**flow/run.sh**
```bash
#!/bin/bash
# the make line also repeats each setting of config.mk as NAME=value (left out here)
make -C /OpenROAD-flow-scripts/flow DESIGN_CONFIG=/design/flow/config.mk WORK_HOME=/design/flow/orfs CLKGATE_MAP_FILE= finish
```
**flow/config.mk**
```make
export PLATFORM = sky130hd
export DESIGN_NAME = Hq2x
export DESIGN_NICKNAME = Hq2x
export VERILOG_FILES = /design/flow/design.v
export SDC_FILE = /design/flow/constraint.sdc
export NUM_CORES = 4
export LEC_CHECK = 0
export CAP_MARGIN = 20
export CORE_MARGIN = 2
export CORE_UTILIZATION = 37
export PLACE_DENSITY = 0.6
export SLEW_MARGIN = 20
```
**flow/constraint.sdc**
```tcl
create_clock -name core_clock -period 12.0 [get_ports {clk}]
set_input_delay 2.4000 -clock core_clock [delete_from_list [all_inputs] [get_ports {clk}]]
set_output_delay 2.4000 -clock core_clock [all_outputs]
set_load 0.01 [all_outputs]
```
**flow/design.v**
```verilog
module Hq2x #(parameter LENGTH = 16, parameter HALF_DEPTH = 1, parameter DWIDTH = HALF_DEPTH ? 11 : 23)
(
	input             clk,
	input             ce_in,
	input  [DWIDTH:0] inputpixel,
	input             mono,
	input             disable_hq2x,
	input             reset_frame,
	input             reset_line,
	input             ce_out,
	input       [1:0] read_y,
	input             hblank,
	output [DWIDTH:0] outpixel
);
localparam AWIDTH = $clog2(LENGTH)-1;
localparam DWIDTH1 = DWIDTH+1;
function [5:0] hq_table;
	input [7:0] idx;
begin
	case (idx)
		8'd0: hq_table = 6'd19;
		8'd1: hq_table = 6'd19;
		8'd2: hq_table = 6'd26;
		8'd3: hq_table = 6'd11;
		8'd4: hq_table = 6'd19;
		8'd5: hq_table = 6'd19;
		8'd6: hq_table = 6'd26;
		8'd7: hq_table = 6'd11;
		8'd8: hq_table = 6'd23;
		8'd9: hq_table = 6'd15;
		8'd10: hq_table = 6'd47;
		8'd11: hq_table = 6'd35;
		8'd12: hq_table = 6'd23;
		8'd13: hq_table = 6'd15;
		8'd14: hq_table = 6'd55;
		8'd15: hq_table = 6'd39;
		8'd16: hq_table = 6'd19;
		8'd17: hq_table = 6'd19;
		8'd18: hq_table = 6'd26;
		8'd19: hq_table = 6'd58;
		8'd20: hq_table = 6'd19;
		8'd21: hq_table = 6'd19;
		8'd22: hq_table = 6'd26;
		8'd23: hq_table = 6'd58;
		8'd24: hq_table = 6'd23;
		8'd25: hq_table = 6'd15;
		8'd26: hq_table = 6'd35;
		8'd27: hq_table = 6'd35;
		8'd28: hq_table = 6'd23;
		8'd29: hq_table = 6'd15;
		8'd30: hq_table = 6'd7;
		8'd31: hq_table = 6'd35;
		8'd32: hq_table = 6'd19;
		8'd33: hq_table = 6'd19;
		8'd34: hq_table = 6'd26;
		8'd35: hq_table = 6'd11;
		8'd36: hq_table = 6'd19;
		8'd37: hq_table = 6'd19;
		8'd38: hq_table = 6'd26;
		8'd39: hq_table = 6'd11;
		8'd40: hq_table = 6'd23;
		8'd41: hq_table = 6'd15;
		8'd42: hq_table = 6'd55;
		8'd43: hq_table = 6'd39;
		8'd44: hq_table = 6'd23;
		8'd45: hq_table = 6'd15;
		8'd46: hq_table = 6'd51;
		8'd47: hq_table = 6'd43;
		8'd48: hq_table = 6'd19;
		8'd49: hq_table = 6'd19;
		8'd50: hq_table = 6'd26;
		8'd51: hq_table = 6'd58;
		8'd52: hq_table = 6'd19;
		8'd53: hq_table = 6'd19;
		8'd54: hq_table = 6'd26;
		8'd55: hq_table = 6'd58;
		8'd56: hq_table = 6'd23;
		8'd57: hq_table = 6'd15;
		8'd58: hq_table = 6'd51;
		8'd59: hq_table = 6'd35;
		8'd60: hq_table = 6'd23;
		8'd61: hq_table = 6'd15;
		8'd62: hq_table = 6'd7;
		8'd63: hq_table = 6'd43;
		8'd64: hq_table = 6'd19;
		8'd65: hq_table = 6'd19;
		8'd66: hq_table = 6'd26;
		8'd67: hq_table = 6'd11;
		8'd68: hq_table = 6'd19;
		8'd69: hq_table = 6'd19;
		8'd70: hq_table = 6'd26;
		8'd71: hq_table = 6'd11;
		8'd72: hq_table = 6'd23;
		8'd73: hq_table = 6'd61;
		8'd74: hq_table = 6'd35;
		8'd75: hq_table = 6'd35;
		8'd76: hq_table = 6'd23;
		8'd77: hq_table = 6'd61;
		8'd78: hq_table = 6'd51;
		8'd79: hq_table = 6'd35;
		8'd80: hq_table = 6'd19;
		8'd81: hq_table = 6'd19;
		8'd82: hq_table = 6'd26;
		8'd83: hq_table = 6'd11;
		8'd84: hq_table = 6'd19;
		8'd85: hq_table = 6'd19;
		8'd86: hq_table = 6'd26;
		8'd87: hq_table = 6'd11;
		8'd88: hq_table = 6'd23;
		8'd89: hq_table = 6'd15;
		8'd90: hq_table = 6'd51;
		8'd91: hq_table = 6'd35;
		8'd92: hq_table = 6'd23;
		8'd93: hq_table = 6'd15;
		8'd94: hq_table = 6'd51;
		8'd95: hq_table = 6'd35;
		8'd96: hq_table = 6'd19;
		8'd97: hq_table = 6'd19;
		8'd98: hq_table = 6'd26;
		8'd99: hq_table = 6'd11;
		8'd100: hq_table = 6'd19;
		8'd101: hq_table = 6'd19;
		8'd102: hq_table = 6'd26;
		8'd103: hq_table = 6'd11;
		8'd104: hq_table = 6'd23;
		8'd105: hq_table = 6'd61;
		8'd106: hq_table = 6'd7;
		8'd107: hq_table = 6'd35;
		8'd108: hq_table = 6'd23;
		8'd109: hq_table = 6'd61;
		8'd110: hq_table = 6'd7;
		8'd111: hq_table = 6'd43;
		8'd112: hq_table = 6'd19;
		8'd113: hq_table = 6'd19;
		8'd114: hq_table = 6'd26;
		8'd115: hq_table = 6'd11;
		8'd116: hq_table = 6'd19;
		8'd117: hq_table = 6'd19;
		8'd118: hq_table = 6'd26;
		8'd119: hq_table = 6'd58;
		8'd120: hq_table = 6'd23;
		8'd121: hq_table = 6'd15;
		8'd122: hq_table = 6'd51;
		8'd123: hq_table = 6'd35;
		8'd124: hq_table = 6'd23;
		8'd125: hq_table = 6'd61;
		8'd126: hq_table = 6'd7;
		8'd127: hq_table = 6'd43;
		8'd128: hq_table = 6'd19;
		8'd129: hq_table = 6'd19;
		8'd130: hq_table = 6'd26;
		8'd131: hq_table = 6'd11;
		8'd132: hq_table = 6'd19;
		8'd133: hq_table = 6'd19;
		8'd134: hq_table = 6'd26;
		8'd135: hq_table = 6'd11;
		8'd136: hq_table = 6'd23;
		8'd137: hq_table = 6'd15;
		8'd138: hq_table = 6'd47;
		8'd139: hq_table = 6'd35;
		8'd140: hq_table = 6'd23;
		8'd141: hq_table = 6'd15;
		8'd142: hq_table = 6'd55;
		8'd143: hq_table = 6'd39;
		8'd144: hq_table = 6'd19;
		8'd145: hq_table = 6'd19;
		8'd146: hq_table = 6'd26;
		8'd147: hq_table = 6'd11;
		8'd148: hq_table = 6'd19;
		8'd149: hq_table = 6'd19;
		8'd150: hq_table = 6'd26;
		8'd151: hq_table = 6'd11;
		8'd152: hq_table = 6'd23;
		8'd153: hq_table = 6'd15;
		8'd154: hq_table = 6'd51;
		8'd155: hq_table = 6'd35;
		8'd156: hq_table = 6'd23;
		8'd157: hq_table = 6'd15;
		8'd158: hq_table = 6'd51;
		8'd159: hq_table = 6'd35;
		8'd160: hq_table = 6'd19;
		8'd161: hq_table = 6'd19;
		8'd162: hq_table = 6'd26;
		8'd163: hq_table = 6'd11;
		8'd164: hq_table = 6'd19;
		8'd165: hq_table = 6'd19;
		8'd166: hq_table = 6'd26;
		8'd167: hq_table = 6'd11;
		8'd168: hq_table = 6'd23;
		8'd169: hq_table = 6'd15;
		8'd170: hq_table = 6'd55;
		8'd171: hq_table = 6'd39;
		8'd172: hq_table = 6'd23;
		8'd173: hq_table = 6'd15;
		8'd174: hq_table = 6'd51;
		8'd175: hq_table = 6'd43;
		8'd176: hq_table = 6'd19;
		8'd177: hq_table = 6'd19;
		8'd178: hq_table = 6'd26;
		8'd179: hq_table = 6'd11;
		8'd180: hq_table = 6'd19;
		8'd181: hq_table = 6'd19;
		8'd182: hq_table = 6'd26;
		8'd183: hq_table = 6'd11;
		8'd184: hq_table = 6'd23;
		8'd185: hq_table = 6'd15;
		8'd186: hq_table = 6'd51;
		8'd187: hq_table = 6'd39;
		8'd188: hq_table = 6'd23;
		8'd189: hq_table = 6'd15;
		8'd190: hq_table = 6'd7;
		8'd191: hq_table = 6'd43;
		8'd192: hq_table = 6'd19;
		8'd193: hq_table = 6'd19;
		8'd194: hq_table = 6'd26;
		8'd195: hq_table = 6'd11;
		8'd196: hq_table = 6'd19;
		8'd197: hq_table = 6'd19;
		8'd198: hq_table = 6'd26;
		8'd199: hq_table = 6'd11;
		8'd200: hq_table = 6'd23;
		8'd201: hq_table = 6'd15;
		8'd202: hq_table = 6'd51;
		8'd203: hq_table = 6'd35;
		8'd204: hq_table = 6'd23;
		8'd205: hq_table = 6'd15;
		8'd206: hq_table = 6'd51;
		8'd207: hq_table = 6'd39;
		8'd208: hq_table = 6'd19;
		8'd209: hq_table = 6'd19;
		8'd210: hq_table = 6'd26;
		8'd211: hq_table = 6'd11;
		8'd212: hq_table = 6'd19;
		8'd213: hq_table = 6'd19;
		8'd214: hq_table = 6'd26;
		8'd215: hq_table = 6'd11;
		8'd216: hq_table = 6'd23;
		8'd217: hq_table = 6'd15;
		8'd218: hq_table = 6'd51;
		8'd219: hq_table = 6'd35;
		8'd220: hq_table = 6'd23;
		8'd221: hq_table = 6'd15;
		8'd222: hq_table = 6'd7;
		8'd223: hq_table = 6'd35;
		8'd224: hq_table = 6'd19;
		8'd225: hq_table = 6'd19;
		8'd226: hq_table = 6'd26;
		8'd227: hq_table = 6'd11;
		8'd228: hq_table = 6'd19;
		8'd229: hq_table = 6'd19;
		8'd230: hq_table = 6'd26;
		8'd231: hq_table = 6'd11;
		8'd232: hq_table = 6'd23;
		8'd233: hq_table = 6'd15;
		8'd234: hq_table = 6'd51;
		8'd235: hq_table = 6'd35;
		8'd236: hq_table = 6'd23;
		8'd237: hq_table = 6'd15;
		8'd238: hq_table = 6'd7;
		8'd239: hq_table = 6'd43;
		8'd240: hq_table = 6'd19;
		8'd241: hq_table = 6'd19;
		8'd242: hq_table = 6'd26;
		8'd243: hq_table = 6'd11;
		8'd244: hq_table = 6'd19;
		8'd245: hq_table = 6'd19;
		8'd246: hq_table = 6'd26;
		8'd247: hq_table = 6'd11;
		8'd248: hq_table = 6'd23;
		8'd249: hq_table = 6'd15;
		8'd250: hq_table = 6'd7;
		8'd251: hq_table = 6'd35;
		8'd252: hq_table = 6'd23;
		8'd253: hq_table = 6'd15;
		8'd254: hq_table = 6'd7;
		8'd255: hq_table = 6'd43;
		default: hq_table = 6'd0;
	endcase
end
endfunction
wire [5:0] hqrule = hq_table(nextpatt);
reg [23:0] Prev0, Prev1, Prev2, Curr0, Curr1, Curr2, Next0, Next1, Next2;
reg [23:0] A, B, D, F, G, H;
reg  [7:0] pattern, nextpatt;
reg  [1:0] cyc;
reg  curbuf;
reg  prevbuf;
wire iobuf = !curbuf;
wire diff0, diff1;
DiffCheck diffcheck0(Curr1, (cyc == 0) ? Prev0 : (cyc == 1) ? Curr0 : (cyc == 2) ? Prev2 : Next1, diff0);
DiffCheck diffcheck1(Curr1, (cyc == 0) ? Prev1 : (cyc == 1) ? Next0 : (cyc == 2) ? Curr2 : Next2, diff1);
wire [7:0] new_pattern = {diff1, diff0, pattern[7:2]};
wire [23:0] X = (cyc == 0) ? A : (cyc == 1) ? Prev1 : (cyc == 2) ? Next1 : G;
wire [23:0] blend_result_pre;
Blend blender(clk, ce_in, disable_hq2x ? 6'd0 : hqrule, Curr0, X, B, D, F, H, blend_result_pre);
wire [DWIDTH:0] Curr20tmp;
wire     [23:0] Curr20 = HALF_DEPTH ? h2rgb(Curr20tmp) : Curr20tmp;
wire [DWIDTH:0] Curr21tmp;
wire     [23:0] Curr21 = HALF_DEPTH ? h2rgb(Curr21tmp) : Curr21tmp;
reg  [AWIDTH:0] wrin_addr2;
reg  [DWIDTH:0] wrpix;
reg             wrin_en;
function [23:0] h2rgb;
	input [11:0] v;
begin
	h2rgb = mono ? {v[7:0], v[7:0], v[7:0]} : {v[11:8],v[11:8],v[7:4],v[7:4],v[3:0],v[3:0]};
end
endfunction
function [11:0] rgb2h;
	input [23:0] v;
begin
	rgb2h = mono ? {4'b0000, v[23:20], v[19:16]} : {v[23:20], v[15:12], v[7:4]};
end
endfunction
hq2x_in #(.LENGTH(LENGTH), .DWIDTH(DWIDTH)) hq2x_in
(
	.clk(clk),
	.rdaddr(offs),
	.rdbuf0(prevbuf),
	.rdbuf1(curbuf),
	.q0(Curr20tmp),
	.q1(Curr21tmp),
	.wraddr(wrin_addr2),
	.wrbuf(iobuf),
	.data(wrpix),
	.wren(wrin_en)
);
reg     [AWIDTH+1:0] read_x;
reg     [AWIDTH+1:0] wrout_addr; 
reg                  wrout_en;
reg  [DWIDTH1*4-1:0] wrdata, wrdata_pre;
wire [DWIDTH1*4-1:0] outpixel_x4;
reg  [DWIDTH1*2-1:0] outpixel_x2;
assign outpixel = read_x[0] ? outpixel_x2[DWIDTH1*2-1:DWIDTH1] : outpixel_x2[DWIDTH:0];
hq2x_buf #(.NUMWORDS(LENGTH*2), .AWIDTH(AWIDTH+1), .DWIDTH(DWIDTH1*4-1)) hq2x_out
(
	.clock(clk),
	.rdaddress({read_x[AWIDTH+1:1],read_y[1]}),
	.q(outpixel_x4),
	.data(wrdata),
	.wraddress(wrout_addr),
	.wren(wrout_en)
);
always @(posedge clk) begin
	if(ce_out) begin
		if(read_x[0]) outpixel_x2 <= read_y[0] ? outpixel_x4[DWIDTH1*4-1:DWIDTH1*2] : outpixel_x4[DWIDTH1*2-1:0];
		if(~hblank & ~&read_x) read_x <= read_x + 1'd1;
		if(hblank) read_x <= 0;
	end
end
wire [DWIDTH:0] blend_result = HALF_DEPTH ? rgb2h(blend_result_pre) : blend_result_pre[DWIDTH:0];
reg [AWIDTH:0] offs;
reg old_reset_line;
reg old_reset_frame;
reg [3:0] wrdata_finished;
reg [AWIDTH+1:0] waddr;
always @(posedge clk) begin
	wrout_en <= 0;
	wrin_en  <= 0;
	if(ce_in) begin
		case(cyc)
			0: wrdata[DWIDTH:0]                   <= blend_result;
			1: wrdata[DWIDTH1+DWIDTH:DWIDTH1]     <= blend_result;
			2: wrdata[DWIDTH1*3+DWIDTH:DWIDTH1*3] <= blend_result;
			3: wrdata[DWIDTH1*2+DWIDTH:DWIDTH1*2] <= blend_result;
		endcase
		wrdata_finished <= wrdata_finished << 1;
		if(wrdata_finished[3]) begin
			wrout_en <= 1;
			wrout_addr <= waddr;
		end
		if(~&offs) begin
			if (cyc == 1) begin
				Prev2 <= Curr20;
				Curr2 <= Curr21;
				Next2 <= HALF_DEPTH ? h2rgb(inputpixel) : inputpixel;
				wrpix <= inputpixel;
				wrin_addr2 <= offs;
				wrin_en <= 1;
			end
			if(cyc==3) begin
				offs <= offs + 1'd1;
				waddr <= {offs, curbuf};
				wrdata_finished[0] <= 1;
			end
		end
		pattern <= new_pattern;
		if(cyc==3) begin
			nextpatt <= {new_pattern[7:6], new_pattern[3], new_pattern[5], new_pattern[2], new_pattern[4], new_pattern[1:0]};
			{A, G} <= {Prev0, Next0};
			{B, F, H, D} <= {Prev1, Curr2, Next1, Curr0};
			{Prev0, Prev1} <= {Prev1, Prev2};
			{Curr0, Curr1} <= {Curr1, Curr2};
			{Next0, Next1} <= {Next1, Next2};
		end else begin
			nextpatt <= {nextpatt[5], nextpatt[3], nextpatt[0], nextpatt[6], nextpatt[1], nextpatt[7], nextpatt[4], nextpatt[2]};
			{B, F, H, D} <= {F, H, D, B};
		end
		cyc <= cyc + 1'b1;
		if(old_reset_line && ~reset_line) begin
			old_reset_frame <= reset_frame;
			offs <= 0;
			cyc <= 0;
			curbuf <= ~curbuf;
			prevbuf <= curbuf;
			{Prev0, Prev1, Prev2, Curr0, Curr1, Curr2, Next0, Next1, Next2} <= '0;
			if(old_reset_frame & ~reset_frame) begin
				curbuf <= 0;
				prevbuf <= 0;
			end
		end
		old_reset_line  <= reset_line;
	end
end
endmodule
module hq2x_in #(parameter LENGTH = 16, parameter DWIDTH = 11, parameter AWIDTH = $clog2(LENGTH)-1)
(
	input            clk,
	input [AWIDTH:0] rdaddr,
	input            rdbuf0, rdbuf1,
	output[DWIDTH:0] q0,q1,
	input [AWIDTH:0] wraddr,
	input            wrbuf,
	input [DWIDTH:0] data,
	input            wren
);
wire  [DWIDTH:0] out0, out1;
assign q0 = rdbuf0 ? out1 : out0;
assign q1 = rdbuf1 ? out1 : out0;
hq2x_buf #(.NUMWORDS(LENGTH), .AWIDTH(AWIDTH), .DWIDTH(DWIDTH)) buf0(clk,data,rdaddr,wraddr,wren && (wrbuf == 0),out0);
hq2x_buf #(.NUMWORDS(LENGTH), .AWIDTH(AWIDTH), .DWIDTH(DWIDTH)) buf1(clk,data,rdaddr,wraddr,wren && (wrbuf == 1),out1);
endmodule
module hq2x_buf #(parameter NUMWORDS = 16, parameter AWIDTH = 3, parameter DWIDTH = 11)
(
	input                 clock,
	input      [DWIDTH:0] data,
	input      [AWIDTH:0] rdaddress,
	input      [AWIDTH:0] wraddress,
	input                 wren,
	output reg [DWIDTH:0] q
);
reg [DWIDTH:0] ram[0:NUMWORDS-1];
always_ff@(posedge clock) begin
	if(wren) ram[wraddress] <= data;
	q <= ram[rdaddress];
end
endmodule
module DiffCheck
(
	input [23:0] rgb1,
	input [23:0] rgb2,
	output       result
);
	wire [7:0] r = rgb1[7:1]   - rgb2[7:1];
	wire [7:0] g = rgb1[15:9]  - rgb2[15:9];
	wire [7:0] b = rgb1[23:17] - rgb2[23:17];
	wire [8:0] t = $signed(r) + $signed(b);
	wire [9:0] y = $signed(t) + $signed({g[7], g});
	wire [8:0] u = $signed(r) - $signed(b);
	wire [9:0] v = $signed({g, 1'b0}) - $signed(t);
	wire y_inside = (y < 10'h60 || y >= 10'h3a0);
	wire u_inside = (!u[8:4] || &u[8:4]);  
	wire v_inside = (v < 10'h18 || v >= 10'h3e8);
	assign result = !(y_inside && u_inside && v_inside);
endmodule
module Blend
(
	input         clk,
	input         clk_en,
	input   [5:0] rule,
	input  [23:0] E,
	input  [23:0] A,
	input  [23:0] B,
	input  [23:0] D,
	input  [23:0] F,
	input  [23:0] H,
	output reg [23:0] Result
);
	localparam BLEND1 = 7'b110_10_00;  
	localparam BLEND2 = 7'b100_10_10;  
	localparam BLEND3 = 7'b101_10_01;  
	localparam BLEND4 = 7'b110_01_01;  
	localparam BLEND5 = 7'b010_11_11;  
	localparam BLEND6 = 7'b111_00_00;  
	reg [23:0] a,b,d,e,h,f;
	reg  [3:0] bl_rule;
	reg  [1:0] df_rule;
	always @(posedge clk) if (clk_en) begin
		{bl_rule,df_rule} <= rule;
		a <= A; b <= B; d <= D; e <= E; f <= F; h <= H;
	end
	wire is_diff;
	DiffCheck diff_checker(df_rule[1] ? b : h, df_rule[0] ? d : f, is_diff);
	reg [23:0] i10,i20,i30;
	reg  [6:0] op0;
	always @(posedge clk) if (clk_en) begin
		i10 <= e;
		case({!is_diff, bl_rule})
		1,11,12,13,17: {op0, i20, i30} <= {BLEND1, a, 24'd0};
		      2,14,18: {op0, i20, i30} <= {BLEND1, d, 24'd0};
		      3,15,19: {op0, i20, i30} <= {BLEND1, b, 24'd0};
			4,20,24,27: {op0, i20, i30} <= {BLEND2, d, b};
			      5,21: {op0, i20, i30} <= {BLEND2, a, b};
			      6,22: {op0, i20, i30} <= {BLEND2, a, d};
		        25,29: {op0, i20, i30} <= {BLEND5, d, b};
			        26: {op0, i20, i30} <= {BLEND6, d, b};
			        28: {op0, i20, i30} <= {BLEND4, d, b};
			        30: {op0, i20, i30} <= {BLEND3, b, d};
			        31: {op0, i20, i30} <= {BLEND3, d, b};
		      default: {op0, i20, i30} <= {BLEND1, e, 24'd0}; 
		endcase
	end
	reg [23:0] i1,i2,i3;
	reg  [6:0] op;
	always @(posedge clk) if (clk_en) begin
		op <= op0; i1 <= i10; i2 <= i20; i3 <= i30;
	end
	function  [34:0] mul24x3;
		input  [23:0] op1;
		input   [2:0] op2;
	begin
		mul24x3 = 0;
		if(op2[0]) mul24x3 = mul24x3 + {op1[23:16], 4'b0000, op1[15:8], 4'b0000, op1[7:0]};
		if(op2[1]) mul24x3 = mul24x3 + {op1[23:16], 4'b0000, op1[15:8], 4'b0000, op1[7:0], 1'b0};
		if(op2[2]) mul24x3 = mul24x3 + {op1[23:16], 4'b0000, op1[15:8], 4'b0000, op1[7:0], 2'b00};
	end
	endfunction
	wire [35:0] res = {mul24x3(i1, op[6:4]), 1'b0} + mul24x3(i2, {op[3:2], !op[3:2]}) + mul24x3(i3, {op[1:0], !op[3:2]});
	always @(posedge clk) if (clk_en) Result <= {res[35:28],res[23:16],res[11:4]};
endmodule
```
==> results of run 1 <==
## cell type report
| class | count | area share |
|---|---|---|
| flip-flops and latches | 2803 | 0.605 |
| multi-input cells | 3548 | 0.265 |
| clock buffers | 380 | 0.0588 |
| well taps | 4346 | 0.0394 |
| clock inverters | 161 | 0.0129 |
| repair buffers | 165 | 0.0109 |
| inverters | 276 | 0.00751 |
| diodes | 4 | 0.0000726 |
## stage by stage
step | worst slack (ns) | hold slack [ns]
after floorplan | 4.04 | 0.400
after global placement | 4.51 | 0.402
after detailed placement | 4.54 | 0.405
after CTS | 4.54 | 0.418
after global routing | 3.95 | 0.424
final | 4.55 | 0.417
## metal layers
layer,global-route usage,vias to the layer above,share of wire
li1,-,27700,-
met1,0.258,33400,0.45
met2,0.276,2077,0.46
met3,0.0262,392,0.065
met4,0.0454,2,0.024
met5,0,-,0.000030
==> impl_metrics.py, run 1 <==
# Generated from Yosys and OpenROAD reports
metrics = {
    "die": {
        "core_area_um2": 328000,
        "fp.dieArea_um2": 334000,
        "boundary_pin_count": 34,
        "initCoreUtil": 0.372,
        "dieHeight_um": 578,
        "die_x_um": 578,
        "placement_rows": 210,
    },
    "route": {
        "drt_first_iter_violations": 6878,
        "detail_route.wl_per_cell_um": 25.5,
        "vias": 63600,
        "detailedRoute.firstPassIterationCount": 6,
        "drt-vias-per-instance": 5.44,
        "detail-route-antenna-nets": 0,
        "routed_wl_um": 298000,
        "drc": 0,
    },
    "pwr": {
        "powerSeq_uw": 11600,
        "post-layout-total-power_uw": 26400,
        "netSwitchingFraction": 0.276,
        "static-leakage-power_uw": 0.0467,
        "comb_power_uw": 5480,
        "top_power_group": "registers",
        "power.clock.fraction": 0.354,
        "p_sw_uw": 7280,
        "combinationalPowerShare": 0.207,
        "seq_power_share": 0.439,
        "power_per_cell_area_nw_per_um2": 192,
        "internal_power_uw": 19100,
        "pg_clk_uw": 9340,
        "worst_case_vdd_ir_drop_mv": 0.162,
    },
    "logic_synthesis": {
        "yosysTopAreaCellShare": 0.672,
        "ys_top_cells_by_area": "sky130_fd_sc_hd__edfxtp_1 (67%), sky130_fd_sc_hd__mux4_2 (11%), sky130_fd_sc_hd__ha_1 (3.5%), sky130_fd_sc_hd__mux2_2 (2.5%), sky130_fd_sc_hd__a21oi_1 (1.3%)",
        "aoi_share": 0.0490,
        "ys.flops": 2803,
        "synth.yosys.seq_area_share": 0.684,
        "ys_async_sr_fraction": 0,
        "yosys.stat.chipArea_um2": 122000,
        "ys_top_cells_by_count": "sky130_fd_sc_hd__edfxtp_1 (2,729), sky130_fd_sc_hd__mux4_2 (600), sky130_fd_sc_hd__ha_1 (343)",
        "synthSimpleGateAreaFrac": 0.0398,
        "yosys-dominant-comb-family": "multiplexers",
        "synthFlopType": "sky130_fd_sc_hd__edfxtp_1",
        "mux_share": 0.148,
        "syn_area_per_cell_um2": 17.5,
        "synth.cell_area_um2": 122000,
        "synth-cells-yosys": 6951,
        "top_cell": "sky130_fd_sc_hd__edfxtp_1",
        "enable_flop_cells": 2729,
        "yosys.area_share.adder": 0.0457,
        "ys_sh_xor": 0.0146,
        "ys_types": 78,
        "syn-num-nets": 7380,
        "netlist_instances": 6951,
        "yosysTopAreaCell": "sky130_fd_sc_hd__edfxtp_1",
        "synthesis.yosys.warnings": 4,
    },
    "timing": {
        "grt_setup_unrepaired": "false",
        "fmax_mhz": 134,
        "timing.max_slew.rel_slack": 0.213,
        "fin_skew_ns": 0.0747,
        "final_max_slew_viol_count": 0,
        "timing.final.crit_share": 0.621,
        "worst_pin_slew_ns": 1.18,
        "setup-tns-final_ns": 0,
        "count_of_final_hold_check_violations": 0,
        "post-route-min-period_ns": 7.45,
        "report.final.setup_viol": 0,
    },
    "min_path": {
        "holdPathEnd": "wrdata_finished[1]$_DFFE_PP_",
        "hold_path_depth": 0,
        "min-delay-start": "wrdata_finished[0]$_SDFFCE_PP0P_",
        "holdCritPathClass": "flop to flop",
    },
    "critical_path": {
        "timing_worst_setup_path_type": "flop to flop",
        "critPathLaunchType": "flop",
        "r2r_start": "blender.op[3]$_DFFE_PP_",
        "worstPathBufferInverterCount": 4,
        "critical_path.max_fanout": 49,
        "worst_path_cell_with_the_longest_stage_delay": "sky130_fd_sc_hd__nor2_2",
        "critPathLaunch": "blender.op[3]$_DFFE_PP_",
        "path_delay_family": "AND-OR/OR-AND gates",
        "setup.worst_path.end_class": "flop",
        "crit-reg2reg-capture": "blender.Result[19]$_DFFE_PP_",
        "cpMostUsedCell": "sky130_fd_sc_hd__a21oi_1",
        "crit_cells": 30,
        "timing.critical_path.arrival_ns": 8.19,
        "cp-endpoint": "blender.Result[19]$_DFFE_PP_",
        "critPathRequiredTime_ns": 12.74,
        "worst-r2r-setup-slack_ns": 4.55,
        "ff2ff_path_depth": 30,
        "max_stage_delay_ns": 0.57,
    },
    "placed_design": {
        "place_area_um2": 128000,
        "place_hpwl_um": 176000,
        "place.gp.congestion": 0.809,
        "placed_cells_incl_taps": 11100,
        "io_buffers": 33,
    },
    "clock_tree": {
        "cts_made_buffers": 299,
        "cts.reportedPaths.clkPinSlew_ns": 0.06,
        "clock_sink_count": 2803,
        "cts_repair_resize_count": 0,
        "clk-insertion-delay-late_ns": 0.92,
        "cts_hold_buffers": 0,
        "post_cts.repair.setup_buffers": 0,
        "tritoncts": "yes",
        "clock_tree.root_cell": "sky130_fd_sc_hd__clkbuf_16",
        "cts-htree-levels": 5,
        "cts-root-to-sink-buffers": 4,
    },
    "grt": {
        "grt_start_max_net_pins": 102,
        "groute.usage.overall": 0.176,
        "initial_antenna_violation_count": 13,
        "grt_overflow_total": 0,
        "grt_first_pass_wirelength_um": 435000,
        "first_global_vias": 63500,
    },
    "layout": {
        "instances_no_fill": 11700,
        "seq_area_um2": 83400,
        "synth_to_final_area_change_pct": 13.1,
        "final_net_count": 7522,
        "num-fill-cells": 28500,
        "layout.area.comb_um2": 36600,
        "fin_area_um2": 138000,
        "final_core_utilization": 0.421,
    },
    "run": {
        "maxCapViolCount": 0,
        "tally_of_openroad_warnings": 72,
    },
    "status": {
        "status": "finished clean",
    },
}
==> run 2, diff against run 1 <==
- ABC_AREA: default -> 0
- CAP_MARGIN: 20 -> 15
- CELL_PAD_IN_SITES_DETAIL_PLACEMENT: default -> 0
- CORE_ASPECT_RATIO: default -> 0.98
- CORE_UTILIZATION: 37 -> 72
- CTS_CLUSTER_SIZE: default -> 24
- GPL_ROUTABILITY_DRIVEN: default -> 1
- MAX_ROUTING_LAYER: default -> met5
- MIN_ROUTING_LAYER: default -> met1
- PLACE_DENSITY: 0.6 -> default
- PLACE_DENSITY_LB_ADDON: default -> 0.0
- SETUP_SLACK_MARGIN: default -> 1.19
- TNS_END_PERCENT: default -> 75
- clock period: 12.0 -> 4.01 ns (I/O delays scaled with it)
==> run 2 against run 1 <==
Against the previous run: the layout now fails its checks (negative setup slack); critical path depth is 2 lower; largest cell class unchanged; via count is 24% higher; worst setup slack worse by 7.0 ns; clock power went up to 2.9 times the previous value; first-iteration DRC count is 120% higher.
==> impl_metrics.py, run 2 <==
# Generated from Yosys and OpenROAD reports
metrics = {
    "status": {
        "status": "complete, but fails checks",
        "violatedChecks": "negative setup slack",
    },
    "logic_synthesis": {
        "top_cell": "sky130_fd_sc_hd__edfxtp_1",
        "ys_types": 78,
        "synth.cell_area_um2": 122000,
        "netlist_instances": 6951,
        "synth-cells-yosys": 6951,
        "syn-num-nets": 7380,
        "ys.flops": 2803,
        "ys_top_cells_by_area": "sky130_fd_sc_hd__edfxtp_1 (67%), sky130_fd_sc_hd__mux4_2 (11%), sky130_fd_sc_hd__ha_1 (3.5%), sky130_fd_sc_hd__mux2_2 (2.5%), sky130_fd_sc_hd__a21oi_1 (1.3%)",
        "mux_share": 0.148,
        "yosys.stat.chipArea_um2": 122000,
        "syn_area_per_cell_um2": 17.5,
        "synthSimpleGateAreaFrac": 0.0398,
        "aoi_share": 0.0490,
        "yosysTopAreaCellShare": 0.672,
        "synthesis.yosys.warnings": 4,
        "ys_top_cells_by_count": "sky130_fd_sc_hd__edfxtp_1 (2,729), sky130_fd_sc_hd__mux4_2 (600), sky130_fd_sc_hd__ha_1 (343)",
        "yosys.area_share.adder": 0.0457,
        "yosysTopAreaCell": "sky130_fd_sc_hd__edfxtp_1",
        "enable_flop_cells": 2729,
        "synth.yosys.seq_area_share": 0.684,
        "ys_sh_xor": 0.0146,
        "ys_async_sr_fraction": 0,
        "synthFlopType": "sky130_fd_sc_hd__edfxtp_1",
        "yosys-dominant-comb-family": "multiplexers",
    },
    "critical_path": {
        "r2r_start": "cyc[0]$_SDFFCE_PP0P_",
        "max_stage_delay_ns": 0.47,
        "worst_path_cell_with_the_longest_stage_delay": "sky130_fd_sc_hd__or4b_4",
        "critPathRequiredTime_ns": 4.66,
        "critical_path.max_fanout": 11,
        "setup.worst_path.end_class": "flop",
        "worst-r2r-setup-slack_ns": -2.49,
        "ff2ff_path_depth": 28,
        "crit_cells": 28,
        "critPathLaunchType": "flop",
        "cpMostUsedCell": "sky130_fd_sc_hd__buf_4",
        "cp-endpoint": "nextpatt[7]$_DFFE_PP_",
        "worstPathBufferInverterCount": 10,
        "crit-reg2reg-capture": "nextpatt[7]$_DFFE_PP_",
        "critPathLaunch": "cyc[0]$_SDFFCE_PP0P_",
        "timing.critical_path.arrival_ns": 7.15,
        "timing_worst_setup_path_type": "flop to flop",
        "path_delay_family": "buffers and inverters",
    },
    "timing": {
        "count_of_final_hold_check_violations": 0,
        "worst_pin_slew_ns": 1.30,
        "fin_skew_ns": 0.0722,
        "timing.max_slew.rel_slack": 0.133,
        "timing.final.crit_share": 1.62,
        "worst_slack_ns": -2.49,
        "post-route-min-period_ns": 6.50,
        "grt_setup_unrepaired": "true",
        "final_max_slew_viol_count": 0,
        "fmax_mhz": 154,
        "setup-tns-final_ns": -145.77,
        "report.final.setup_viol": 75,
    },
    "layout": {
        "num-fill-cells": 6613,
        "final_net_count": 8356,
        "synth_to_final_area_change_pct": 18.7,
        "final_core_utilization": 0.860,
    },
    "min_path": {
        "holdPathEnd": "old_reset_line$_DFFE_PP_",
        "hold_path_depth": 1,
        "min-delay-start": "ce_in",
        "holdCritPathClass": "input pin to flop",
    },
    "grt": {
        "grt_start_max_net_pins": 109,
        "initial_antenna_violation_count": 38,
        "grt_overflow_total": 0,
        "first_global_vias": 76600,
        "groute.usage.overall": 0.464,
        "grt_first_pass_wirelength_um": 556000,
    },
    "pwr": {
        "comb_power_uw": 28500,
        "combinationalPowerShare": 0.316,
        "pg_clk_uw": 26900,
        "internal_power_uw": 61400,
        "netSwitchingFraction": 0.319,
        "power.clock.fraction": 0.298,
        "power_per_cell_area_nw_per_um2": 624,
        "seq_power_share": 0.386,
        "top_power_group": "registers",
        "worst_case_vdd_ir_drop_mv": 2.16,
        "p_sw_uw": 28800,
        "post-layout-total-power_uw": 90200,
        "powerSeq_uw": 34900,
        "static-leakage-power_uw": 0.0513,
    },
    "run": {
        "tally_of_openroad_warnings": 80,
        "maxCapViolCount": 0,
    },
    "die": {
        "boundary_pin_count": 34,
        "dieHeight_um": 411,
        "placement_rows": 149,
        "initCoreUtil": 0.725,
        "fp.dieArea_um2": 173000,
        "die_x_um": 420,
        "core_area_um2": 168000,
    },
    "clock_tree": {
        "clock_tree.root_cell": "sky130_fd_sc_hd__clkbuf_16",
        "cts-htree-levels": 5,
        "cts_made_buffers": 282,
        "cts-root-to-sink-buffers": 4,
        "cts.reportedPaths.clkPinSlew_ns": 0.09,
        "clock_sink_count": 2803,
        "tritoncts": "yes",
        "clk-insertion-delay-late_ns": 0.97,
    },
    "placed_design": {
        "place.gp.congestion": 0.907,
        "place_hpwl_um": 193000,
        "io_buffers": 33,
        "detailedPlace.worstSlack_ns": -1.93,
    },
    "route": {
        "detailedRoute.firstPassIterationCount": 19,
        "detail-route-antenna-nets": 0,
        "detail_route.wl_per_cell_um": 40.5,
        "drt_first_iter_violations": 15200,
        "routed_wl_um": 422000,
        "vias": 79100,
        "drt-vias-per-instance": 7.60,
        "drc": 0,
    },
}
run 2: per-stage QoR:
step / cell area, um2 / std cells / hold WS [ns]
floorplan: 123000 / 6951 / 0.400
global placement: 132000 / 9772 / 0.400
detailed placement: 132000 / 9772 / 0.405
CTS: 142000 / 10300 / 0.181
global route: 145000 / 10400 / 0.209
finish: 145000 / 10400 / 0.223
run 2: layout make-up:
class,count,area (um2),share of cell area
inverter,276,1040,0.00721
antenna,19,47.5,0.000329
clock buffer,375,7750,0.0536
clock inverter,104,998,0.00690
tap,2265,2830,0.0196
sequential,2803,83400,0.577
multi-input combinational,3548,39400,0.273
timing repair buffer,1016,9130,0.0631
run 2: routing by layer:
layer / share of wire / vias up / GRT usage
met5: 0.00067 / - / 0
met4: 0.10 / 34 / 0.329
met3: 0.15 / 2825 / 0.129
met2: 0.45 / 8890 / 0.711
met1: 0.30 / 38000 / 0.579
li1: - / 29300 / -
run 2: timing repair:
| item | 4_1_cts | 5_1_grt |
|---|---|---|
| setup buffers | 60 | 50 |
| endpoints found under the setup margin | 148 | 152 |
| endpoints found under the hold margin | 0 | 0 |
| hold buffers | 0 | 0 |
| pin swaps | 86 | 140 |
| resized | 288 | 284 |
| gates cloned | 2 | 8 |
==> run 3, diff against run 2 <==
- ABC_AREA: 0 -> 1
- CAP_MARGIN: 15 -> 20
- CELL_PAD_IN_SITES_DETAIL_PLACEMENT: 0 -> default
- CORE_ASPECT_RATIO: 0.98 -> default
- CTS_CLUSTER_DIAMETER: default -> 396
- CTS_CLUSTER_SIZE: 24 -> 17
- GPL_ROUTABILITY_DRIVEN: 1 -> default
- MAX_ROUTING_LAYER: met5 -> default
- MIN_ROUTING_LAYER: met1 -> default
- PLACE_DENSITY: default -> 0.6
- PLACE_DENSITY_LB_ADDON: 0.0 -> default
- SETUP_SLACK_MARGIN: 1.19 -> default
- TNS_END_PERCENT: 75 -> default
==> run 3 against run 2 <==
Against the previous run: the layout still fails its checks (negative setup slack); power fell by 9.5%; worst setup slack better by 0.95 ns; sequential share of layout area up 0.60 points; worst hold slack improved by 0.11 ns; flip-flop count unchanged; critical path type unchanged; largest power group unchanged; highest routed layer unchanged.
==> impl_metrics.py, run 3 <==
# Generated from Yosys and OpenROAD reports
metrics = {
    "die": {
        "core_area_um2": 171000,
        "initCoreUtil": 0.723,
        "boundary_pin_count": 34,
        "placement_rows": 152,
        "fp.dieArea_um2": 175000,
        "dieHeight_um": 419,
        "die_x_um": 419,
    },
    "grt": {
        "grt_start_max_net_pins": 196,
        "initial_antenna_violation_count": 9,
        "grt_overflow_total": 0,
        "groute.usage.overall": 0.395,
        "grt_first_pass_wirelength_um": 516000,
        "first_global_vias": 87300,
    },
    "critical_path": {
        "worst_path_cell_with_the_longest_stage_delay": "sky130_fd_sc_hd__fa_1",
        "critPathLaunchType": "flop",
        "critPathRequiredTime_ns": 4.60,
        "timing_worst_setup_path_type": "flop to flop",
        "crit_cells": 31,
        "setup.worst_path.end_class": "flop",
        "ff2ff_path_depth": 31,
        "critPathLaunch": "blender.op[3]$_DFFE_PP_",
        "crit-reg2reg-capture": "blender.Result[16]$_DFFE_PP_",
        "critical_path.max_fanout": 9,
        "worst-r2r-setup-slack_ns": -1.54,
        "cp-endpoint": "blender.Result[16]$_DFFE_PP_",
        "path_delay_family": "adder cells",
        "max_stage_delay_ns": 0.48,
        "timing.critical_path.arrival_ns": 6.14,
        "worstPathBufferInverterCount": 8,
        "r2r_start": "blender.op[3]$_DFFE_PP_",
        "cpMostUsedCell": "sky130_fd_sc_hd__inv_1",
    },
    "logic_synthesis": {
        "top_cell": "sky130_fd_sc_hd__edfxtp_1",
        "synth-cells-yosys": 10400,
        "mux_share": 0.0111,
        "enable_flop_cells": 2729,
        "ys_top_cells_by_count": "sky130_fd_sc_hd__edfxtp_1 (2,729), sky130_fd_sc_hd__nor2_1 (1,553), sky130_fd_sc_hd__o21ai_0 (1,427)",
        "ys_async_sr_fraction": 0,
        "synthSimpleGateAreaFrac": 0.0995,
        "aoi_share": 0.120,
        "yosys.stat.chipArea_um2": 124000,
        "ys.flops": 2803,
        "yosys-dominant-comb-family": "AND-OR/OR-AND gates",
        "ys_top_cells_by_area": "sky130_fd_sc_hd__edfxtp_1 (66%), sky130_fd_sc_hd__o21ai_0 (5.8%), sky130_fd_sc_hd__nor2_1 (4.7%), sky130_fd_sc_hd__ha_1 (3.5%), sky130_fd_sc_hd__nand2_1 (3.3%)",
        "synthFlopType": "sky130_fd_sc_hd__edfxtp_1",
        "yosysTopAreaCellShare": 0.662,
        "yosys.area_share.adder": 0.0450,
        "synth.yosys.seq_area_share": 0.674,
        "ys_sh_xor": 0.0105,
        "ys_types": 58,
        "netlist_instances": 10400,
        "yosysTopAreaCell": "sky130_fd_sc_hd__edfxtp_1",
        "synth.cell_area_um2": 124000,
        "syn_area_per_cell_um2": 11.9,
        "synthesis.yosys.warnings": 4,
        "syn-num-nets": 10800,
    },
    "clock_tree": {
        "cts.reportedPaths.clkPinSlew_ns": 0.08,
        "clock_sink_count": 2803,
        "clk-insertion-delay-late_ns": 0.86,
        "cts-root-to-sink-buffers": 3,
        "cts-htree-levels": 4,
        "cts_hold_buffers": 0,
        "cts_made_buffers": 182,
        "clock_tree.root_cell": "sky130_fd_sc_hd__clkbuf_16",
        "tritoncts": "yes",
    },
    "run": {
        "tally_of_openroad_warnings": 118,
        "maxCapViolCount": 0,
    },
    "timing": {
        "worst_slack_ns": -1.54,
        "timing.max_slew.rel_slack": 0.265,
        "fmax_mhz": 180,
        "grt_setup_unrepaired": "true",
        "fin_skew_ns": 0.0692,
        "post-route-min-period_ns": 5.55,
        "count_of_final_hold_check_violations": 0,
        "timing.final.crit_share": 1.38,
        "worst_pin_slew_ns": 1.10,
        "final_max_slew_viol_count": 0,
        "report.final.setup_viol": 75,
    },
    "layout": {
        "synth_to_final_area_change_pct": 15.7,
        "fin_area_um2": 143000,
        "final_net_count": 11600,
    },
    "placed_design": {
        "place_hpwl_um": 210000,
        "io_buffers": 33,
        "place_area_um2": 134000,
        "place.gp.congestion": 0.936,
        "detailedPlace.worstSlack_ns": -1.67,
    },
    "route": {
        "drt_first_iter_violations": 13600,
        "detailedRoute.firstPassIterationCount": 6,
        "drc": 0,
        "drt-vias-per-instance": 6.65,
        "detail_route.wl_per_cell_um": 26.2,
        "detail-route-antenna-nets": 0,
        "routed_wl_um": 354000,
        "vias": 90000,
    },
    "pwr": {
        "power.clock.fraction": 0.222,
        "p_sw_uw": 26500,
        "combinationalPowerShare": 0.356,
        "seq_power_share": 0.422,
        "power_per_cell_area_nw_per_um2": 570,
        "static-leakage-power_uw": 0.0529,
        "internal_power_uw": 55100,
        "top_power_group": "registers",
        "powerSeq_uw": 34500,
        "pg_clk_uw": 18100,
        "comb_power_uw": 29100,
        "netSwitchingFraction": 0.325,
        "worst_case_vdd_ir_drop_mv": 2.32,
    },
    "min_path": {
        "min-delay-start": "ce_in",
        "holdCritPathClass": "input pin to flop",
        "hold_path_depth": 1,
        "holdPathEnd": "nextpatt[5]$_DFFE_PP_",
    },
    "status": {
        "status": "complete, but fails checks",
        "violatedChecks": "negative setup slack",
    },
}
-- run 3: area by class of cell --
cell class / count / area [um2]
Sequential cell: 2803 / 83400
Multi-Input combinational cell: 6273 / 38800
Fill cell: 8632 / 28000
Timing Repair Buffer: 1162 / 10000
Clock buffer: 304 / 5110
Inverter: 747 / 2870
Tap cell: 2233 / 2790
Clock inverter: 8 / 185
Antenna cell: 5 / 12.5
-- run 3: per-layer routing --
layer	routed length, um	track usage	vias to the layer above
met2	165000	0.621	6521
li1	-	-	39000
met5	76	0	-
met1	125000	0.541	43400
met4	19400	0.189	10
met3	44500	0.0734	1171
-- run 3: timing repair --
item                                    CTS  global route
gates resized                           275           370
setup buffers                            38            42
pin swaps                               127           159
cloned                                    2             4
endpoints found under the setup margin   75            75
-- run 3: through the flow --
| step | hold slack, ns | util | std cells | setup TNS, ns | total power (uW) |
|---|---|---|---|---|---|
| finish | 0.331 | 0.836 | 13500 | -104.14 | 81700 |
| global route | 0.315 | 0.836 | 13500 | -122.74 | 85100 |
| CTS | 0.284 | 0.824 | 13500 | -93.28 | 78200 |
| detailed placement | 0.405 | 0.785 | 13100 | -111.08 | 59200 |
| global placement | 0.401 | 0.785 | 13100 | -102.06 | 58500 |
| floorplan | 0.400 | - | 10400 | -59.82 | 49200 |
==> run 4, diff against run 3 <==
- ABC_AREA: 1 -> default
- CTS_CLUSTER_DIAMETER: 396 -> default
- CTS_CLUSTER_SIZE: 17 -> 18
- PLACE_DENSITY: 0.6 -> default
- PLACE_DENSITY_LB_ADDON: default -> 0.0
- SETUP_SLACK_MARGIN: default -> 1.4
- clock period: 4.01 -> 5.54 ns (I/O delays scaled with it)
==> run 4 against run 3 <==
Against the previous run: still fails the layout checks on negative setup slack; utilization grew 0.14 points; area after synthesis decreased by 1.5%; sequential power shrank 27%; combinational power decreased by 41%; power shrank 25%; critical endpoint is now blender.i20[23]$_DFFE_PP_; critical path type unchanged; highest routed layer unchanged; global-route usage rose by 1.2 points; largest cell class unchanged.
==> impl_metrics.py, run 4 <==
# Generated from Yosys and OpenROAD reports
metrics = {
    "logic_synthesis": {
        "ys_sh_xor": 0.0146,
        "ys_top_cells_by_area": "sky130_fd_sc_hd__edfxtp_1 (67%), sky130_fd_sc_hd__mux4_2 (11%), sky130_fd_sc_hd__ha_1 (3.5%), sky130_fd_sc_hd__mux2_2 (2.5%), sky130_fd_sc_hd__a21oi_1 (1.3%)",
        "yosysTopAreaCellShare": 0.672,
        "ys.flops": 2803,
        "synthSimpleGateAreaFrac": 0.0398,
        "ys_top_cells_by_count": "sky130_fd_sc_hd__edfxtp_1 (2,729), sky130_fd_sc_hd__mux4_2 (600), sky130_fd_sc_hd__ha_1 (343)",
        "synth-cells-yosys": 6951,
        "enable_flop_cells": 2729,
        "top_cell": "sky130_fd_sc_hd__edfxtp_1",
        "yosys.stat.chipArea_um2": 122000,
        "syn-num-nets": 7380,
        "syn_area_per_cell_um2": 17.5,
        "yosys-dominant-comb-family": "multiplexers",
        "yosys.area_share.adder": 0.0457,
        "mux_share": 0.148,
        "synth.cell_area_um2": 122000,
        "synth.yosys.seq_area_share": 0.684,
        "synthesis.yosys.warnings": 4,
        "ys_async_sr_fraction": 0,
        "netlist_instances": 6951,
        "aoi_share": 0.0490,
        "yosysTopAreaCell": "sky130_fd_sc_hd__edfxtp_1",
        "synthFlopType": "sky130_fd_sc_hd__edfxtp_1",
        "ys_types": 78,
    },
    "route": {
        "drt_first_iter_violations": 12900,
        "detail_route.wl_per_cell_um": 37.4,
        "routed_wl_um": 373000,
        "detailedRoute.firstPassIterationCount": 8,
        "detail-route-antenna-nets": 0,
        "drt-vias-per-instance": 7.38,
        "vias": 73600,
        "drc": 0,
    },
    "die": {
        "die_x_um": 415,
        "boundary_pin_count": 34,
        "placement_rows": 151,
        "fp.dieArea_um2": 173000,
        "core_area_um2": 169000,
        "initCoreUtil": 0.722,
        "dieHeight_um": 415,
    },
    "critical_path": {
        "timing.critical_path.arrival_ns": 7.25,
        "critical_path.max_fanout": 24,
        "ff2ff_path_depth": 25,
        "path_delay_family": "AND-OR/OR-AND gates",
        "setup.worst_path.end_class": "flop",
        "worst-r2r-setup-slack_ns": -1.13,
        "r2r_start": "blender.df_rule[1]$_SDFFCE_PP0P_",
        "critPathLaunchType": "flop",
        "timing_worst_setup_path_type": "flop to flop",
        "worst_path_cell_with_the_longest_stage_delay": "sky130_fd_sc_hd__a2111oi_0",
        "critPathLaunch": "blender.df_rule[1]$_SDFFCE_PP0P_",
        "crit_cells": 25,
        "worstPathBufferInverterCount": 7,
        "cp-endpoint": "blender.i20[23]$_DFFE_PP_",
        "critPathRequiredTime_ns": 6.13,
        "crit-reg2reg-capture": "blender.i20[23]$_DFFE_PP_",
        "max_stage_delay_ns": 0.66,
    },
    "pwr": {
        "netSwitchingFraction": 0.302,
        "combinationalPowerShare": 0.281,
        "p_sw_uw": 18600,
        "worst_case_vdd_ir_drop_mv": 1.12,
        "comb_power_uw": 17300,
        "power.clock.fraction": 0.309,
        "seq_power_share": 0.410,
        "top_power_group": "registers",
        "static-leakage-power_uw": 0.0493,
        "pg_clk_uw": 19000,
        "powerSeq_uw": 25300,
        "power_per_cell_area_nw_per_um2": 436,
        "internal_power_uw": 43100,
    },
    "timing": {
        "grt_setup_unrepaired": "true",
        "worst_pin_slew_ns": 1.32,
        "post-route-min-period_ns": 6.67,
        "setup-tns-final_ns": -43.69,
        "fin_skew_ns": 0.0951,
        "count_of_final_hold_check_violations": 0,
        "fmax_mhz": 150,
        "timing.final.crit_share": 1.20,
        "timing.max_slew.rel_slack": 0.118,
        "final_max_slew_viol_count": 0,
        "report.final.setup_viol": 71,
        "worst_slack_ns": -1.13,
    },
    "layout": {
        "instances_no_fill": 9977,
        "fin_area_um2": 141000,
        "final_net_count": 7989,
        "synth_to_final_area_change_pct": 16.0,
    },
    "grt": {
        "first_global_vias": 72300,
        "grt_first_pass_wirelength_um": 501000,
        "initial_antenna_violation_count": 16,
        "grt_overflow_total": 0,
        "grt_start_max_net_pins": 187,
        "groute.usage.overall": 0.407,
    },
    "clock_tree": {
        "clock_tree.root_cell": "sky130_fd_sc_hd__clkbuf_16",
        "clock_sink_count": 2803,
        "cts_made_buffers": 280,
        "cts-root-to-sink-buffers": 4,
        "clk-insertion-delay-late_ns": 0.99,
        "tritoncts": "yes",
        "cts.reportedPaths.clkPinSlew_ns": 0.06,
        "cts-htree-levels": 5,
    },
    "run": {
        "maxCapViolCount": 0,
        "tally_of_openroad_warnings": 93,
    },
    "status": {
        "violatedChecks": "negative setup slack",
        "status": "complete, but fails checks",
    },
    "placed_design": {
        "place.gp.congestion": 0.889,
        "io_buffers": 33,
        "placed_cells_incl_taps": 9371,
        "place_hpwl_um": 182000,
        "place_area_um2": 129000,
    },
    "min_path": {
        "min-delay-start": "blender.i10[16]$_DFFE_PP_",
        "holdPathEnd": "blender.i1[16]$_DFFE_PP_",
        "holdCritPathClass": "flop to flop",
        "hold_path_depth": 0,
    },
}
## run 4: final cells by class
type / instances / area, um2
flip-flops and latches: 2803 / 83400
multi-input cells: 3548 / 39500
fillers: 7085 / 27400
clock buffers: 356 / 7530
repair buffers: 651 / 5970
well taps: 2218 / 2780
clock inverters: 118 / 1130
inverters: 276 / 1040
diodes: 7 / 17.5
## run 4: through the flow
| stage | power, uW | utilization | worst slack, ns | hold WS, ns |
|---|---|---|---|---|
| final | 61700 | 0.838 | -1.13 | 0.419 |
| after detailed placement | 39600 | 0.763 | -0.493 | 0.405 |
| after floorplan | 34700 | - | 0.0165 | 0.400 |
| after global routing | 63400 | 0.838 | -1.01 | 0.425 |
| after CTS | 59400 | 0.825 | -0.319 | 0.414 |
| after global placement | 39000 | 0.763 | -0.391 | 0.401 |
## run 4: repair_timing
action | in CTS | in global routing
endpoints found under the hold margin | 0 | 0
buffers inserted | 57 | 38
endpoints found under the setup margin | 82 | 75
hold buffers | 0 | 0
pin swaps | 144 | 129
resized | 251 | 273
cloned | 9 | 4
## run 4: routing by layer
layer	track usage	share of wire	vias to the layer above
li1	-	-	28600
met1	0.537	0.32	36100
met4	0.205	0.077	6
met5	0	0.000099	-
met3	0.0878	0.13	1763
met2	0.652	0.48	7148
==> run 5, diff against run 4 <==
- ABC_AREA: default -> 1
- CAP_MARGIN: 20 -> 15
- CELL_PAD_IN_SITES_DETAIL_PLACEMENT: default -> 2
- CELL_PAD_IN_SITES_GLOBAL_PLACEMENT: default -> 0
- CORE_ASPECT_RATIO: default -> 0.98
- CORE_MARGIN: 2 -> 10
- CORE_UTILIZATION: 72 -> 66
- CTS_CLUSTER_DIAMETER: default -> 110
- CTS_CLUSTER_SIZE: 18 -> default
- GPL_ROUTABILITY_DRIVEN: default -> 0
- GPL_TIMING_DRIVEN: default -> 0
- HOLD_SLACK_MARGIN: default -> 0.28
- MAX_ROUTING_LAYER: default -> met4
- MIN_ROUTING_LAYER: default -> met2
- PLACE_DENSITY_LB_ADDON: 0.0 -> 0.15
- SETUP_SLACK_MARGIN: 1.4 -> -0.12
- SLEW_MARGIN: 20 -> 15
- TNS_END_PERCENT: default -> 90
- clock period: 5.54 -> 5.35 ns (I/O delays scaled with it)
==> run 5 against run 4 <==
Against the previous run: die size grew 19%; the flow now stops in detailed placement (3_5_place_dp); synthesized cell count grew 49%; area after synthesis grew 1.5%.
==> impl_metrics.py, run 5 <==
# Auto-generated metrics
metrics = {
    "status": {
        "error_message": "Error: detail_place.tcl, 38 bad optional access",
        "haltStage": "detailed placement (3_5_place_dp)",
        "status": "aborted with a tool error",
    },
    "logic_synthesis": {
        "ys_async_sr_fraction": 0,
        "synth-cells-yosys": 10400,
        "synthesis.yosys.warnings": 4,
        "ys_top_cells_by_area": "sky130_fd_sc_hd__edfxtp_1 (66%), sky130_fd_sc_hd__o21ai_0 (5.8%), sky130_fd_sc_hd__nor2_1 (4.7%), sky130_fd_sc_hd__ha_1 (3.5%), sky130_fd_sc_hd__nand2_1 (3.3%)",
        "synthFlopType": "sky130_fd_sc_hd__edfxtp_1",
        "synth.yosys.seq_area_share": 0.674,
        "enable_flop_cells": 2729,
        "aoi_share": 0.120,
        "yosys.area_share.adder": 0.0450,
        "ys_types": 58,
        "netlist_instances": 10400,
        "top_cell": "sky130_fd_sc_hd__edfxtp_1",
        "ys_sh_xor": 0.0105,
        "ys_top_cells_by_count": "sky130_fd_sc_hd__edfxtp_1 (2,729), sky130_fd_sc_hd__nor2_1 (1,553), sky130_fd_sc_hd__o21ai_0 (1,427)",
        "yosysTopAreaCell": "sky130_fd_sc_hd__edfxtp_1",
        "syn_area_per_cell_um2": 11.9,
        "synth.cell_area_um2": 124000,
        "yosys-dominant-comb-family": "AND-OR/OR-AND gates",
        "synthSimpleGateAreaFrac": 0.0995,
        "ys.flops": 2803,
        "yosys.stat.chipArea_um2": 124000,
        "yosysTopAreaCellShare": 0.662,
        "syn-num-nets": 10800,
        "mux_share": 0.0111,
    },
    "die": {
        "die_x_um": 457,
        "fp.dieArea_um2": 205000,
        "initCoreUtil": 0.663,
        "dieHeight_um": 449,
        "core_area_um2": 187000,
        "boundary_pin_count": 34,
        "placement_rows": 157,
    },
    "placed_design": {
        "io_buffers": 30,
    },
}
run 5: stage by stage:
| stage | worst slack [ns] | hold slack (ns) | instances | area, um2 | total power [uW] |
|---|---|---|---|---|---|
| after floorplan | -0.124 | 0.400 | 10400 | 124000 | 36300 |
| after global placement | -15.87 | 0.401 | 12900 | 127000 | 40200 |
==> run 6, diff against run 5 <==
- ABC_AREA: 1 -> 0
- CELL_PAD_IN_SITES_DETAIL_PLACEMENT: 2 -> 0
- CELL_PAD_IN_SITES_GLOBAL_PLACEMENT: 0 -> default
- CORE_MARGIN: 10 -> 2
- CORE_UTILIZATION: 66 -> 72
- CTS_CLUSTER_DIAMETER: 110 -> default
- CTS_CLUSTER_SIZE: default -> 24
- GPL_ROUTABILITY_DRIVEN: 0 -> 1
- GPL_TIMING_DRIVEN: 0 -> default
- HOLD_SLACK_MARGIN: 0.28 -> default
- MAX_ROUTING_LAYER: met4 -> met5
- MIN_ROUTING_LAYER: met2 -> met1
- PLACE_DENSITY_LB_ADDON: 0.15 -> default
- SETUP_SLACK_MARGIN: -0.12 -> default
- SLEW_MARGIN: 15 -> 20
- TNS_END_PERCENT: 90 -> 75
- clock period: 5.35 -> 4.6 ns (I/O delays scaled with it)
==> run 6 against run 5 <==
Against the previous run: the layout now fails its checks (negative setup slack); synthesized cell count shrank 33%; area after synthesis shrank 1.5%; die size shrank 16%.
==> impl_metrics.py, run 6 <==
# Generated from Yosys and OpenROAD reports
metrics = {
    "pwr": {
        "post-layout-total-power_uw": 76800,
        "comb_power_uw": 23200,
        "power.clock.fraction": 0.303,
        "netSwitchingFraction": 0.313,
        "internal_power_uw": 52800,
        "p_sw_uw": 24000,
        "powerSeq_uw": 30400,
        "combinationalPowerShare": 0.302,
        "worst_case_vdd_ir_drop_mv": 1.79,
        "static-leakage-power_uw": 0.0505,
        "pg_clk_uw": 23300,
        "seq_power_share": 0.395,
        "power_per_cell_area_nw_per_um2": 536,
        "top_power_group": "registers",
    },
    "die": {
        "dieHeight_um": 411,
        "placement_rows": 149,
        "die_x_um": 420,
        "initCoreUtil": 0.725,
        "boundary_pin_count": 34,
        "core_area_um2": 168000,
        "fp.dieArea_um2": 173000,
    },
    "logic_synthesis": {
        "ys_top_cells_by_count": "sky130_fd_sc_hd__edfxtp_1 (2,729), sky130_fd_sc_hd__mux4_2 (600), sky130_fd_sc_hd__ha_1 (343)",
        "yosys-dominant-comb-family": "multiplexers",
        "synthSimpleGateAreaFrac": 0.0398,
        "synth.cell_area_um2": 122000,
        "syn_area_per_cell_um2": 17.5,
        "yosys.stat.chipArea_um2": 122000,
        "enable_flop_cells": 2729,
        "aoi_share": 0.0490,
        "yosysTopAreaCell": "sky130_fd_sc_hd__edfxtp_1",
        "yosysTopAreaCellShare": 0.672,
        "synth.yosys.seq_area_share": 0.684,
        "ys_top_cells_by_area": "sky130_fd_sc_hd__edfxtp_1 (67%), sky130_fd_sc_hd__mux4_2 (11%), sky130_fd_sc_hd__ha_1 (3.5%), sky130_fd_sc_hd__mux2_2 (2.5%), sky130_fd_sc_hd__a21oi_1 (1.3%)",
        "mux_share": 0.148,
        "syn-num-nets": 7380,
        "ys_async_sr_fraction": 0,
        "ys_sh_xor": 0.0146,
        "ys.flops": 2803,
        "ys_types": 78,
        "top_cell": "sky130_fd_sc_hd__edfxtp_1",
        "synth-cells-yosys": 6951,
        "yosys.area_share.adder": 0.0457,
        "netlist_instances": 6951,
        "synthFlopType": "sky130_fd_sc_hd__edfxtp_1",
        "synthesis.yosys.warnings": 4,
    },
    "critical_path": {
        "timing.critical_path.arrival_ns": 6.98,
        "setup.worst_path.end_class": "flop",
        "critPathLaunchType": "flop",
        "worst-r2r-setup-slack_ns": -1.75,
        "cp-endpoint": "blender.i20[9]$_DFFE_PP_",
        "crit-reg2reg-capture": "blender.i20[9]$_DFFE_PP_",
        "r2r_start": "blender.df_rule[1]$_SDFFCE_PP0P_",
        "timing_worst_setup_path_type": "flop to flop",
        "critical_path.max_fanout": 24,
        "worstPathBufferInverterCount": 4,
        "ff2ff_path_depth": 25,
        "crit_cells": 25,
        "critPathLaunch": "blender.df_rule[1]$_SDFFCE_PP0P_",
        "worst_path_cell_with_the_longest_stage_delay": "sky130_fd_sc_hd__or4b_4",
        "critPathRequiredTime_ns": 5.23,
        "path_delay_family": "AND-OR/OR-AND gates",
        "max_stage_delay_ns": 0.50,
    },
    "grt": {
        "groute.usage.overall": 0.443,
        "grt_overflow_total": 0,
        "grt_start_max_net_pins": 153,
        "grt_first_pass_wirelength_um": 535000,
        "first_global_vias": 75300,
        "initial_antenna_violation_count": 25,
    },
    "timing": {
        "worst_pin_slew_ns": 1.33,
        "fmax_mhz": 157,
        "grt_setup_unrepaired": "true",
        "final_max_slew_viol_count": 0,
        "timing.max_slew.rel_slack": 0.112,
        "setup-tns-final_ns": -111.18,
        "report.final.setup_viol": 75,
        "timing.final.crit_share": 1.38,
        "count_of_final_hold_check_violations": 0,
        "worst_slack_ns": -1.75,
        "finalHoldWorstSlack_ns": 0.388,
        "fin_skew_ns": 0.0648,
        "post-route-min-period_ns": 6.35,
    },
    "route": {
        "drt-vias-per-instance": 7.49,
        "drc": 0,
        "detailedRoute.firstPassIterationCount": 7,
        "routed_wl_um": 399000,
        "detail_route.wl_per_cell_um": 38.8,
        "drt_first_iter_violations": 14200,
        "detail-route-antenna-nets": 0,
        "vias": 77100,
    },
    "clock_tree": {
        "clock_sink_count": 2803,
        "clock_tree.root_cell": "sky130_fd_sc_hd__clkbuf_16",
        "cts.reportedPaths.clkPinSlew_ns": 0.07,
        "tritoncts": "yes",
        "cts_hold_buffers": 0,
        "clk-insertion-delay-late_ns": 0.97,
        "cts-root-to-sink-buffers": 4,
        "cts_made_buffers": 282,
        "cts-htree-levels": 5,
    },
    "layout": {
        "final_net_count": 8244,
        "fin_area_um2": 143000,
        "synth_to_final_area_change_pct": 17.6,
    },
    "run": {
        "maxCapViolCount": 0,
        "tally_of_openroad_warnings": 89,
    },
    "min_path": {
        "holdPathEnd": "wrdata_finished[1]$_DFFE_PP_",
        "min-delay-start": "ce_in",
        "hold_path_depth": 1,
        "holdCritPathClass": "input pin to flop",
    },
    "placed_design": {
        "place_hpwl_um": 183000,
        "place.gp.congestion": 0.886,
        "io_buffers": 33,
        "place_area_um2": 131000,
        "detailedPlace.worstSlack_ns": -1.50,
    },
    "status": {
        "status": "complete, but fails checks",
        "violatedChecks": "negative setup slack",
    },
}
[run 6: layout make-up]
type	instances	area, um2
Sequential cell	2803	83400
Multi-Input combinational cell	3548	39200
Fill cell	6828	24800
Timing Repair Buffer	904	8090
Clock buffer	350	7590
Tap cell	2265	2830
Clock inverter	130	1150
Inverter	276	1040
Antenna cell	15	37.5
[run 6: what timing repair did]
action | CTS | global route
endpoints found under the setup margin | 75 | 75
pin swaps | 122 | 90
gates resized | 197 | 277
buffers inserted | 49 | 31
cloned | 6 | 7
[run 6: metal layers]
metal | vias to the layer above | wire (um) | global-route usage
met5 | - | 166 | 0
met4 | 26 | 35500 | 0.253
met3 | 2393 | 57600 | 0.116
met2 | 8240 | 183000 | 0.682
met1 | 37300 | 123000 | 0.583
li1 | 29100 | - | -
[run 6: through the flow]
step / util / std cells
final: 0.852 / 10300
after global routing: 0.852 / 10300
after CTS: 0.840 / 10200
after detailed placement: 0.779 / 9687
after global placement: 0.779 / 9687
after floorplan: - / 6951
Power is estimated from default activity; no workload was simulated.
